==> flow/design.v (excerpt) <==
module conv_1d #(
    parameter DATA_WIDTH  = 8,
    parameter KERNEL_SIZE = 16
) (
    input logic clk,
    input logic arst_n,
    input  logic [DATA_WIDTH-1:0] signal_data,
    input  logic                  signal_vld,
    input  logic                  signal_last,
    output logic                  signal_rdy,
    input  logic [KERNEL_SIZE*DATA_WIDTH-1:0] kernel,
    output logic [DATA_WIDTH*2+$clog2(KERNEL_SIZE)-1:0] result_data,
    output logic                    result_vld,
    output logic                    result_last,
    input  logic                    result_rdy
);
clock: 4.74 ns
lec_check: 0
cap_margin: 20
core_margin: 2
core_utilization: 70
setup_slack_margin: 1.36
slew_margin: 20
run.sh (not shown) runs the stock make flow with config.mk's settings and CLKGATE_MAP_FILE=.
The first run completed and failed the layout checks on negative setup slack.
Change:
CAP_MARGIN = 15   (was 20)
CORE_UTILIZATION = 72   (was 70)
SETUP_SLACK_MARGIN = 0.67   (was 1.36)
clock period = 5.17 ns   (was 4.74 ns; I/O delays follow)
Outcome: The new run reached the layout checks and failed them: negative setup slack; critical path depth is unchanged; non-clock buffer count drops by 399; worst setup slack improves by 0.40 ns; die area drops by 2.7%; wire length drops by 12%.
Change:
CAP_MARGIN = 20   (was 15)
CTS_CLUSTER_SIZE = 15   (was unset)
SETUP_SLACK_MARGIN = 0.81   (was 0.67)
clock period = 5.61 ns   (was 5.17 ns; I/O delays follow)
The new run finished clean.
Design area came out lower by a few percent.
Area after synthesis stays the same.
Setup slack is better by 0.47 ns.
Worst hold slack is worse by 0.0030 ns.
Clock skew came out higher by 0.0034 ns.
Core utilization came out lower by 2.7 points.
First-iteration DRC count came out higher by a few percent.
Wire length came out lower by a few percent.
Clock-buffer cell count came out higher by 7.
Change:
PLACE_DENSITY = 0.95   (was unset)
clock period = 5.47 ns   (was 5.61 ns; I/O delays follow)
Outcome: The changed run did not get past global routing; die size is unchanged; area after synthesis is unchanged; synthesized cell count stays the same.
Change:
CAP_MARGIN = 0   (was 20)
CTS_CLUSTER_SIZE = unset   (was 15)
PLACE_DENSITY = unset   (was 0.95)
SETUP_SLACK_MARGIN = -0.02   (was 0.81)
clock period = 5.62 ns   (was 5.47 ns; I/O delays follow)
After rerunning: The new run completed without violations; area after synthesis does not change; die area stays the same; synthesized cell count does not change.
Change:
CAP_MARGIN = 20   (was 0)
CORE_UTILIZATION = 40   (was 72)
SETUP_SLACK_MARGIN = unset   (was -0.02)
clock period = 6.0 ns   (was 5.62 ns; I/O delays follow)
Effect: Design area rose slightly. Cell count grows by roughly a tenth. Area after synthesis stays the same. Setup slack improves by 0.16 ns.

---

xenon:
Starting RTL as in the previous note.
export LEC_CHECK = 0
export CAP_MARGIN = 15
export CORE_MARGIN = 2
export CORE_UTILIZATION = 72
export HOLD_SLACK_MARGIN = 0.3
export SETUP_SLACK_MARGIN = 0.67
export SLEW_MARGIN = 30
export TNS_END_PERCENT = 5
create_clock -name core_clock -period 5.17 [get_ports {clk}]
| xenon | all stages done | FAIL | setup timing |
[inputs] maple vs xenon
Settings: SLEW_MARGIN changed from 30 to 20; CAP_MARGIN changed from 15 to 20; HOLD_SLACK_MARGIN removed (was 0.3); TNS_END_PERCENT removed (was 5); SETUP_SLACK_MARGIN removed (was 0.67); CORE_UTILIZATION changed from 72 to 40; the clock period (ns, I/O delays scaled along) changed from 5.17 to 5.78.
--- outcome ---
- maple -> xenon: area fraction in mux cells delta 0, exact match
- Note that the number of DRC markers in iteration 0 recorded for maple amounts to 0.60 times the value seen in xenon.
- xenon → maple: total clock buffers created by CTS +2, via count of the first global-routing pass has decreased.
- Hold slack: maple and xenon compared, lower one is xenon
- Across both runs, share of the core filled with cells in the final layout was lower for maple than for xenon.
- [maple] global-route usage fell 16 points relative to xenon
- maple closes out successfully: all stages finished, all timing, DRC and antenna checks passed.
- [maple vs xenon] die area: higher in maple
- Changes observed in maple relative to xenon: final net count fell 224.
[inputs] willow vs maple
Settings: CORE_UTILIZATION: 40 -> 56; SETUP_SLACK_MARGIN: unset -> 0.97; the clock period (ns, I/O delays scaled along): 5.78 -> 4.05.
==> comparison <==
- willow -> stages 100% | layout checks FAIL | setup timing
- Highest achievable clock rate in willow is about 5% higher than in maple
- Combined global-route utilization of all metal layers: willow vs maple up 10 points
- maple -> willow: core footprint decreased by more than a quarter
- Cell area (willow vs. maple) increases by more than 10%
- Number of signal-net buffers in the layout was lower in maple than in willow.
- willow — worst setup slack 1.47 ns lower, maple as reference
- Comparing willow against maple, there is no change at all in adder and majority gate portion of the synthesized area.
- Relative to maple, the number of rows created at floorplan measured on willow has decreased by more than 10%.
- On minimum clock period, willow does better than maple.
